== oak ==
// cordic
module cordic(
        clk_in,
        reset_n,
        ena,
        phase_in,
        phase_out,
        cos_o,
        sin_o
        );
Settings: LEC_CHECK=0, CAP_MARGIN=20, CORE_MARGIN=2, CORE_UTILIZATION=57, CTS_CLUSTER_SIZE=64, SETUP_SLACK_MARGIN=0.95, SLEW_MARGIN=20; clock period 3.48 ns.
run.sh (not shown) runs the stock make flow with config.mk's settings and CLKGATE_MAP_FILE=.
oak: flow complete, layout not clean; failing: negative setup slack
#### Input delta (pine over oak)
- SETUP_SLACK_MARGIN removed (was 0.95)
- ABC_AREA newly set to 1
- CTS_CLUSTER_SIZE removed (was 64)
- CORE_UTILIZATION changed from 57 to 58
- the clock period (ns, I/O delays scaled along) changed from 3.48 to 3.84
Results
- Complete run, failing final checks: oak, reason negative setup slack.
- The flow did not stop early for pine: all stages ran, and the layout cleared the timing, design-rule and antenna checks.
- Re post-cts resize count: pine and oak aren't equal, and the lower value belongs to pine.
- [compare] base=oak new=pine: number of nets at floorplan went up by 1483; share of cell area taken by muxes after synthesis went down by 1.1 points; final cell area excluding filler cells went down by about 12%.
- Comparing logic gate fraction of the total cell area for pine and oak, the bigger number came from pine.
- pine vs oak, cell with the largest stage delay on the worst path: dfxtp_1 vs or4_4
- Sequential share of cell area was lower in the run labelled oak.
Changes in birch relative to pine:
- setting CORE_ASPECT_RATIO to 0.96 for the first time
- removing ABC_AREA (formerly 1)
- changing CORE_UTILIZATION from 58 to 31
- changing the clock period (ns, I/O delays scaled along) from 3.84 to 5.0
Results
Global-route usage: higher on pine. From pine to birch the numbers moved as follows: final cell area excluding filler cells now smaller, sequential share of the synthesized area now larger, final period utilization now smaller. [compare] base=pine new=birch: worst setup slack +150 ps. Compared to pine, the routing of birch uses less wire. Compared birch vs pine, and endpoint arrival time on the critical path is up in birch.
Input changes introduced in maple (baseline for comparison: birch):
- CELL_PAD_IN_SITES_DETAIL_PLACEMENT now 0, previously not set
- MIN_ROUTING_LAYER now met2, previously not set
- CORE_UTILIZATION now 40, was 31
- CORE_MARGIN now 7, was 2
- ABC_AREA now 0, previously not set
- MAX_ROUTING_LAYER now met4, previously not set
- CAP_MARGIN now 25, was 20
- GPL_TIMING_DRIVEN now 1, previously not set
- CORE_ASPECT_RATIO now 1.59, was 0.96
--- outcome ---
- maple closes out successfully: all stages finished, all timing, DRC and antenna checks passed.
- After synthesis and placement, the instance count of maple is below that of birch.
- maple vs birch, slowest cell on the critical path: o21ai_0 vs or4_1
- Headroom to the max-slew limit sits higher in maple than in birch.
Inputs modified between maple and cedar:
- setting CTS_CLUSTER_SIZE to 35 for the first time
- changing MIN_ROUTING_LAYER from met2 to met1
- removing CORE_ASPECT_RATIO (formerly 1.59)
- changing CORE_UTILIZATION from 40 to 68
- changing CORE_MARGIN from 7 to 2
- setting SETUP_SLACK_MARGIN to 0.49 for the first time
- changing CAP_MARGIN from 25 to 20
- removing MAX_ROUTING_LAYER (formerly met4)
- changing the clock period (ns, I/O delays scaled along) from 5.0 to 3.28
Findings:
- cedar vs maple: number of cells after detailed placement down slightly
- Post-place setup slack: cedar worse than maple
- cedar: it failed during global routing, and the tool reported GRT-0232.
- From maple to cedar the numbers moved as follows: number of storage elements in the synthesis netlist did not really move; total number of H-tree levels did not really move.
- As far as post-synthesis cell count goes, cedar and maple are indistinguishable; the numbers are identical.
- Lower area of the core goes to cedar over maple.
- Side by side, number of setup buffers added after CTS turned out higher in cedar than in maple.
- What maple reported for placement row count has to be multiplied by 0.60 to get the figure for cedar.
- Diff cedar..maple | count of flip-flops with a built-in enable after synthesis | unchanged

---

cordic again, from the RTL that the note above started with.
export LEC_CHECK = 0
export ABC_AREA = 0
export CAP_MARGIN = 20
export CORE_ASPECT_RATIO = 0.96
export CORE_MARGIN = 9
export CORE_UTILIZATION = 31
export CTS_CLUSTER_SIZE = 21
export MIN_ROUTING_LAYER = met2
export SLEW_MARGIN = 40
create_clock -name core_clock -period 2.17 [get_ports {clk_in}]
The baseline ran to the end with violations: negative setup slack.
Edit:
==> flow/config.mk (replaced) <==
export PLATFORM = sky130hd
export DESIGN_NAME = cordic
export DESIGN_NICKNAME = cordic
export VERILOG_FILES = /design/flow/design.v
export SDC_FILE = /design/flow/constraint.sdc
export NUM_CORES = 4
export LEC_CHECK = 0
export ABC_AREA = 1
export CAP_MARGIN = 20
export CORE_MARGIN = 2
export CORE_UTILIZATION = 72
export SETUP_SLACK_MARGIN = 0.81
export SLEW_MARGIN = 20
==> flow/constraint.sdc (replaced) <==
create_clock -name core_clock -period 3.19 [get_ports {clk_in}]
set_input_delay 0.6380 -clock core_clock [delete_from_list [all_inputs] [get_ports {clk_in}]]
set_output_delay 0.6380 -clock core_clock [all_outputs]
set_load 0.01 [all_outputs]
Result: This time the run stopped in global routing; synthesized cell count goes up by a quarter to a third; synthesized area goes up by a little under a tenth; die size goes down by well over a third.
Edit:
--- a/flow/config.mk
+++ b/flow/config.mk
@@ -6,8 +6,9 @@
 export NUM_CORES = 4
 export LEC_CHECK = 0
-export ABC_AREA = 1
 export CAP_MARGIN = 20
 export CORE_MARGIN = 2
-export CORE_UTILIZATION = 72
-export SETUP_SLACK_MARGIN = 0.81
+export CORE_UTILIZATION = 57
+export CTS_CLUSTER_SIZE = 64
+export SETUP_SLACK_MARGIN = -0.33
 export SLEW_MARGIN = 20
+export TNS_END_PERCENT = 5
==> flow/constraint.sdc (replaced) <==
create_clock -name core_clock -period 3.48 [get_ports {clk_in}]
set_input_delay 0.6960 -clock core_clock [delete_from_list [all_inputs] [get_ports {clk_in}]]
set_output_delay 0.6960 -clock core_clock [all_outputs]
set_load 0.01 [all_outputs]
=> This time the run completed and failed the layout checks on negative setup slack. Die size grows by about a fifth. Synthesized area came out lower by a little under a tenth. Synthesized cell count is lower by a quarter to a third.
Edit:
==> flow/config.mk (replaced) <==
export PLATFORM = sky130hd
export DESIGN_NAME = cordic
export DESIGN_NICKNAME = cordic
export VERILOG_FILES = /design/flow/design.v
export SDC_FILE = /design/flow/constraint.sdc
export NUM_CORES = 4
export LEC_CHECK = 0
export ABC_AREA = 1
export CAP_MARGIN = 20
export CORE_MARGIN = 2
export CORE_UTILIZATION = 40
export SLEW_MARGIN = 20
==> flow/constraint.sdc (replaced) <==
create_clock -name core_clock -period 3.84 [get_ports {clk_in}]
set_input_delay 0.7680 -clock core_clock [delete_from_list [all_inputs] [get_ports {clk_in}]]
set_output_delay 0.7680 -clock core_clock [all_outputs]
set_load 0.01 [all_outputs]
The changed run finished with timing, DRC and antenna clean; sequential cell count is unchanged; routed wire length went up by about 17%; count of clock-buffer cells in the layout rose by 4; area after synthesis is higher by about 8%; worst hold slack gets worse by 0.0074 ns; core utilization shrinks by 25 points.
Edit:
--- a/flow/config.mk
+++ b/flow/config.mk
@@ -6,7 +6,7 @@
 export NUM_CORES = 4
 export LEC_CHECK = 0
-export ABC_AREA = 1
 export CAP_MARGIN = 20
 export CORE_MARGIN = 2
-export CORE_UTILIZATION = 40
+export CORE_UTILIZATION = 57
+export CTS_CLUSTER_SIZE = 64
 export SLEW_MARGIN = 20
==> flow/constraint.sdc (replaced) <==
create_clock -name core_clock -period 3.48 [get_ports {clk_in}]
set_input_delay 0.6960 -clock core_clock [delete_from_list [all_inputs] [get_ports {clk_in}]]
set_output_delay 0.6960 -clock core_clock [all_outputs]
set_load 0.01 [all_outputs]
Now the flow reached the layout checks and failed them: negative setup slack.
Die area came out lower by a quarter to a third.
Cell area came out higher by a few percent.
Area after synthesis came out lower by a little under a tenth.
Via count came out lower by roughly a tenth.
Worst hold slack degrades by 0.011 ns.
Setup slack degrades by 0.46 ns.
Clock-buffer cell count came out lower by 9.

---

Setup of build 7:
The RTL this note starts from:
==> flow/design.v <==
module cordic(
        clk_in,
        reset_n,
        ena,
        phase_in,
        phase_out,
        cos_o,
        sin_o
        );
  parameter dat_width = 16, pha_width =16, pipeline = 10;
  input clk_in, reset_n, ena;
  input [pha_width-1 : 0] phase_in;
  output [pha_width-1 : 0] phase_out;
  output [dat_width-1 : 0] cos_o, sin_o;
  reg [dat_width-1 : 0] x[pipeline :0];
  reg [dat_width-1 : 0] y[pipeline :0];
  reg [pha_width-1 : 0] z[pipeline :0];
  reg [pha_width-1 : 0] phase_tmp[pipeline :0];
  wire [dat_width-1:0] amp;
  wire [pha_width-1:0] atan [32:0];
  assign amp = 32'd1304065887 >>(32-dat_width);       
  assign atan[0] = 32'd536870912 >>(32-pha_width);    
	assign atan[1] = 32'd316933407 >>(32-pha_width);    
	assign atan[2]	= 32'd167458907 >>(32-pha_width);    
	assign atan[3]= 32'd85004756 >>(32-pha_width);      
	assign atan[4]= 32'd42667331 >>(32-pha_width);      
	assign atan[5]= 32'd21354465 >>(32-pha_width);      
	assign atan[6]= 32'd10679838 >>(32-pha_width);      
	assign atan[7]= 32'd5340245 >>(32-pha_width);       
	assign atan[8]= 32'd2670163 >>(32-pha_width);       
	assign atan[9]= 32'd1335087 >>(32-pha_width);       
	assign atan[10]= 32'd667544 >>(32-pha_width);       
	assign atan[11]= 32'd333772 >>(32-pha_width);       
	assign atan[12]= 32'd166886 >>(32-pha_width);       
	assign atan[13]= 32'd83443 >>(32-pha_width);       
	assign atan[14]= 32'd41722 >>(32-pha_width);       
	assign atan[15]= 32'd20861 >>(32-pha_width);       
	assign atan[16]= 32'd10430 >>(32-pha_width);       
	assign atan[17]= 32'd5215 >>(32-pha_width);       
	assign atan[18]= 32'd2608 >>(32-pha_width);       
	assign atan[19]= 32'd1304 >>(32-pha_width);       
	assign atan[20]= 32'd652 >>(32-pha_width);       
	assign atan[21]= 32'd326 >>(32-pha_width);      
	assign atan[22]= 32'd163 >>(32-pha_width);
	assign atan[23]= 32'd81 >>(32-pha_width);
	assign atan[24]= 32'd41 >>(32-pha_width);
	assign atan[25]= 32'd20 >>(32-pha_width);
	assign atan[26]= 32'd10 >>(32-pha_width);
	assign atan[27]= 32'd5 >>(32-pha_width);
	assign atan[28]= 32'd3 >>(32-pha_width);
	assign atan[29]= 32'd1 >>(32-pha_width);
	assign atan[30]= 32'd1 >>(32-pha_width);
	assign atan[31]= 32'd0 >>(32-pha_width);
	assign atan[32]= 32'd0 >>(32-pha_width);
always @(posedge clk_in )
begin
  if( !reset_n )   
  begin
     x[0] <= 0;
      y[0] <= 0;
      z[0] <= 0;
      phase_tmp[0] <=  0;
  end
  else
  begin
      x[0] <= amp;
      y[0] <= 0;
      z[0] <= { 2'b0, phase_in[pha_width-3 : 0]};
      phase_tmp[0] <=  phase_in;                  
  end    
end
genvar i;
  wire [dat_width-1 : 0] x_tmp[pipeline-1 :0];
  wire [dat_width-1 : 0] y_tmp[pipeline-1 :0];
  wire [pha_width-1 : 0] z_tmp[pipeline-1 :0];
generate for(i=1;i<=pipeline;i=i+1) begin:cordic_core  
  cordic_step #(dat_width,pha_width,i) cordic_step_inst(x[i-1],y[i-1],z[i-1],atan[i-1],x_tmp[i-1],y_tmp[i-1],z_tmp[i-1]);
  always @(posedge clk_in)
  begin
   if(!reset_n)
   begin
      x[i] <= 0;
      y[i] <= 0;
      z[i] <= 0;
      phase_tmp[i]<=0;
   end
   else 
   begin             
      x[i] <= x_tmp[i-1];     
      y[i] <= y_tmp[i-1];     
      z[i] <= z_tmp[i-1]; 
      phase_tmp[i] <= phase_tmp[i-1];      
   end        
  end
end
endgenerate
reg [dat_width-1 : 0] cos_o, sin_o;
reg [pha_width-1 : 0] phase_out;
wire [pha_width-1:0] quad_tmp;
wire [1:0] quad;
assign quad_tmp = phase_tmp[pipeline];
assign quad = quad_tmp[pha_width-1: pha_width-2];
wire [dat_width-1 : 0] x_o_wire, y_o_wire;
wire [dat_width-1 : 0] x_o_wire_tmp, y_o_wire_tmp;
assign x_o_wire_tmp = x[pipeline];
assign y_o_wire_tmp = y[pipeline];
assign x_o_wire = x_o_wire_tmp[dat_width-1] ? {(dat_width){1'b0}} : x[pipeline];
assign y_o_wire = y_o_wire_tmp[dat_width-1] ? {(dat_width){1'b0}} : y[pipeline];
always @(posedge clk_in)
begin
  if( !reset_n)
  begin
    cos_o <= 0;
    sin_o <= 0;
    phase_out <= 0;    
  end
  else    
  begin
    case( quad[1:0] )
      2'b00:begin
            cos_o <= x_o_wire; 
            sin_o <= y_o_wire; 
            end
      2'b01:begin
            cos_o <= ~y_o_wire + 1'b1;
            sin_o <= x_o_wire;
            end
      2'b10:begin
            cos_o <= ~x_o_wire + 1'b1;
            sin_o <= ~y_o_wire + 1'b1;
            end
      2'b11:begin
            cos_o <= y_o_wire;
            sin_o <= ~x_o_wire + 1'b1;
            end
      default:begin
            cos_o <= x_o_wire;
            sin_o <= y_o_wire;
            end
    endcase
    phase_out <= phase_tmp[pipeline];
  end
end
endmodule
module cordic_step(
  dat_a,
  dat_b,
  dat_c,
  dat_pha,
  out_a,
  out_b,
  out_c
  );
  parameter dat_width = 16, pha_width = 16, pipe_index = 3;
  input [dat_width-1:0] dat_a, dat_b;
  input [pha_width-1:0] dat_c;
  input [pha_width-1:0] dat_pha;
  output[dat_width-1:0] out_a, out_b;
  output [pha_width-1:0] out_c;
  wire [dat_width:0] out_a_tmp1, out_a_tmp2, out_a_tmp3, out_b_tmp1, out_b_tmp2, out_b_tmp3;
  wire [pha_width-1:0] out_c_tmp1,out_c_tmp2 ;
  wire [1:0] ov_a,ov_b;
generate
  if(pipe_index == 6'b1 )
  begin
    assign out_a_tmp1 = { dat_a[dat_width-1], dat_a} + { dat_b[dat_width-1], dat_b};
    assign out_b_tmp1 = { dat_b[dat_width-1], dat_b} - { dat_a[dat_width-1], dat_a};
    assign out_c_tmp1 = dat_c + dat_pha;
    assign out_a_tmp2 = { dat_a[dat_width-1], dat_a} - { dat_b[dat_width-1], dat_b};
    assign out_b_tmp2 = { dat_b[dat_width-1], dat_b} + { dat_a[dat_width-1], dat_a};
    assign out_c_tmp2 = dat_c - dat_pha;
  end
  else
  begin
     assign out_a_tmp1 = { dat_a[dat_width-1], dat_a} + { { (pipe_index){dat_b[dat_width-1]} }, dat_b[dat_width-1: (pipe_index-1)] } ;
     assign out_b_tmp1 = { dat_b[dat_width-1], dat_b} - { { (pipe_index){dat_a[dat_width-1]} }, dat_a[dat_width-1: (pipe_index-1)] } ;
     assign out_c_tmp1 = dat_c + dat_pha;
     assign out_a_tmp2 = { dat_a[dat_width-1], dat_a} - { { (pipe_index){dat_b[dat_width-1]} }, dat_b[dat_width-1: (pipe_index-1)] } ;
     assign out_b_tmp2 = { dat_b[dat_width-1], dat_b} + { { (pipe_index){dat_a[dat_width-1]} }, dat_a[dat_width-1: (pipe_index-1)] } ;
     assign out_c_tmp2 = dat_c - dat_pha;
  end
  assign out_a_tmp3 = dat_c[pha_width-1] ? out_a_tmp1 :out_a_tmp2;
  assign out_b_tmp3 = dat_c[pha_width-1] ? out_b_tmp1 :out_b_tmp2;
endgenerate
  assign ov_a = out_a_tmp3[dat_width:dat_width-1];
  assign ov_b = out_b_tmp3[dat_width:dat_width-1];
  assign out_a = ~^ ov_a ? (out_a_tmp3[dat_width-1:0]):(ov_a[1] ? {1'b1, {(dat_width-1){1'b0}} } : {1'b0, {(dat_width-1){1'b1}} } );
  assign out_b = ~^ ov_b ? (out_b_tmp3[dat_width-1:0]):(ov_b[1] ? {1'b1, {(dat_width-1){1'b0}} } : {1'b0, {(dat_width-1){1'b1}} } );
  assign out_c = dat_c[pha_width-1] ? out_c_tmp1 :out_c_tmp2;
endmodule
clock: 2.61 ns
lec_check: 0
abc_area: 1
cap_margin: 20
cell_pad_in_sites_detail_placement: 0
core_margin: 2
core_utilization: 71
gpl_timing_driven: 1
min_routing_layer: met1
setup_slack_margin: -0.26
slew_margin: 20
Build 7: it failed during global routing (5_1_grt), and the tool reported GRT-0232.
Modified inputs, build 70 compared to build 7
diff --git a/flow/config.mk b/flow/config.mk
--- a/flow/config.mk
+++ b/flow/config.mk
@@ -10 +9,0 @@
-export CELL_PAD_IN_SITES_DETAIL_PLACEMENT = 0
@@ -12,4 +11 @@
-export CORE_UTILIZATION = 71
-export GPL_TIMING_DRIVEN = 1
-export MIN_ROUTING_LAYER = met1
-export SETUP_SLACK_MARGIN = -0.26
+export CORE_UTILIZATION = 66
==> flow/constraint.sdc <==
create_clock -name core_clock -period 3.19 [get_ports {clk_in}]
set_input_delay 0.6380 -clock core_clock [delete_from_list [all_inputs] [get_ports {clk_in}]]
set_output_delay 0.6380 -clock core_clock [all_outputs]
set_load 0.01 [all_outputs]
### Flow results
Build 70 completed every stage of the flow, and the final layout passed the timing, design-rule and antenna checks. Taking build 7 as 1.0, build 70 lands at 0.831 on placed wire-length estimate after detailed placement. Taking build 7 over build 70, the total instance count after detailed placement ratio works out to 1.10. Cmp build 70 vs build 7: share of the core filled by cells before placement lower in build 70. Number of CTS-inserted buffers, build 70 and build 7: lower on build 7. Build 70 vs build 7 — standard-cell row count rose 3.5%. Taking build 7 as the reference point, the area of the core of build 70 rises by about 7%. Diff build 7..build 70 | synthesized cell count | unchanged. Relative to build 7, build 70 degrades overall chip area.
> inputs changed (build 70 -> build 88)
diff --git a/flow/config.mk b/flow/config.mk
--- a/flow/config.mk
+++ b/flow/config.mk
@@ -8 +7,0 @@
-export ABC_AREA = 1
==> flow/constraint.sdc <==
create_clock -name core_clock -period 3.48 [get_ports {clk_in}]
set_input_delay 0.6960 -clock core_clock [delete_from_list [all_inputs] [get_ports {clk_in}]]
set_output_delay 0.6960 -clock core_clock [all_outputs]
set_load 0.01 [all_outputs]
[summary]
- Although build 88 finished all stages, its layout failed final checks on setup timing.
- The clock edge transition at the registers on the reported setup and hold paths on build 70 is in line with that on build 88.
- Compared with build 70, build 88 shows clock buffer count in the final layout that has gone up by a few percent.
- Build 88 against build 70: worst setup margin down 0.35 ns.
- Row transition time of the tightest slew-check pin: build 88 lower / build 70 higher
- For build 88, the path category of the worst min-delay check was flip-flop to flip-flop, unlike build 70, where it was input port to flip-flop.
--- input diff build 88..build 6 ---
diff --git a/flow/config.mk b/flow/config.mk
--- a/flow/config.mk
+++ b/flow/config.mk
@@ -7,0 +8 @@
+export ABC_AREA = 1
@@ -10,0 +12,2 @@
+export CTS_CLUSTER_DIAMETER = 271
+export MAX_ROUTING_LAYER = met4
==> flow/constraint.sdc <==
create_clock -name core_clock -period 2.61 [get_ports {clk_in}]
set_input_delay 0.5220 -clock core_clock [delete_from_list [all_inputs] [get_ports {clk_in}]]
set_output_delay 0.5220 -clock core_clock [all_outputs]
set_load 0.01 [all_outputs]
[summary]
Build 6 never completed; the flow aborted with a tool error in global routing (5_1_grt).
[compare] base=build 88 new=build 6: fraction of synthesized cell area in xor and xnor cells now sits lower; cell area reported after detailed placement now sits higher; share of synthesized area spent on multiplexers now sits lower; number of distinct library cell variants in the gate-level netlist after synthesis now sits lower.
Taking build 88 as 1.0, build 6 lands at 1.08 on overall chip area.
In the reports for build 6 and build 88, the smaller area fraction in and, or, nand and nor cells belongs to build 88.
Higher post-synthesis adder-cell area fraction goes to build 88 over build 6.
Taking build 88 as 1.0, build 6 lands at 1.08 on synthesized chip area reported by yosys.
Build 6 vs build 88, largest family of logic cells by area: simple AND/OR/NAND/NOR gates vs AND-OR/OR-AND gates
Area after synthesis: build 6 worse than build 88
Build 88 has a lower post-cts resize count than build 6.
| portion of the post-synthesis area used by sequential elements | build 6 vs build 88 | 2.5 points lower |
Edits applied to the flow inputs when going from build 6 to build 27:
diff --git a/flow/config.mk b/flow/config.mk
--- a/flow/config.mk
+++ b/flow/config.mk
@@ -8 +7,0 @@
-export ABC_AREA = 1
@@ -11,3 +10 @@
-export CORE_UTILIZATION = 66
-export CTS_CLUSTER_DIAMETER = 271
-export MAX_ROUTING_LAYER = met4
+export CORE_UTILIZATION = 64
==> flow/constraint.sdc <==
create_clock -name core_clock -period 3.47 [get_ports {clk_in}]
set_input_delay 0.6940 -clock core_clock [delete_from_list [all_inputs] [get_ports {clk_in}]]
set_output_delay 0.6940 -clock core_clock [all_outputs]
set_load 0.01 [all_outputs]
--- outcome ---
The adder-cell share of the synthesized area in build 27 was higher than what build 6 gave.
Build 27 against build 6: number of buffers inserted by post-CTS setup repair -82; setup slack after placement -0.062 ns; total nets after synthesis -1483; instance tally after logic synthesis -1483; flip-flop and latch count after synthesis ~0 delta.
As far as number of port buffers goes, build 27 and build 6 are indistinguishable; the numbers are identical.
Of build 27 and build 6, build 6 shows the higher yosys-reported design area after synthesis, with build 27 below it.
The core box area reported for build 27 is smaller than that of build 6 by 2700 sq um.
Build 27: synthesized-area fraction occupied by and/or/nand/nor cells 10 points below build 6
Build 27 completed end to end; final checks failed (setup timing).
The inputs of build 28 differ from those of build 27 as listed below.
diff --git a/flow/config.mk b/flow/config.mk
--- a/flow/config.mk
+++ b/flow/config.mk
@@ -7,0 +8 @@
+export ABC_AREA = 1
@@ -10 +11,2 @@
-export CORE_UTILIZATION = 64
+export CORE_UTILIZATION = 40
+export SETUP_SLACK_MARGIN = -0.1
==> flow/constraint.sdc <==
create_clock -name core_clock -period 3.84 [get_ports {clk_in}]
set_input_delay 0.7680 -clock core_clock [delete_from_list [all_inputs] [get_ports {clk_in}]]
set_output_delay 0.7680 -clock core_clock [all_outputs]
set_load 0.01 [all_outputs]
==> comparison <==
Build 28 closes out successfully: all stages finished, all timing, DRC and antenna checks passed.
Compared with build 27, highest attainable clock frequency in build 28 increased by a few percent.
Relative to build 27, first-iteration DRC count has decreased by 45 in build 28.
On worst setup margin, build 28 does better than build 27.
or4_4 as the highest-delay cell along the critical path was reported by build 27, and ha_1 by build 28.
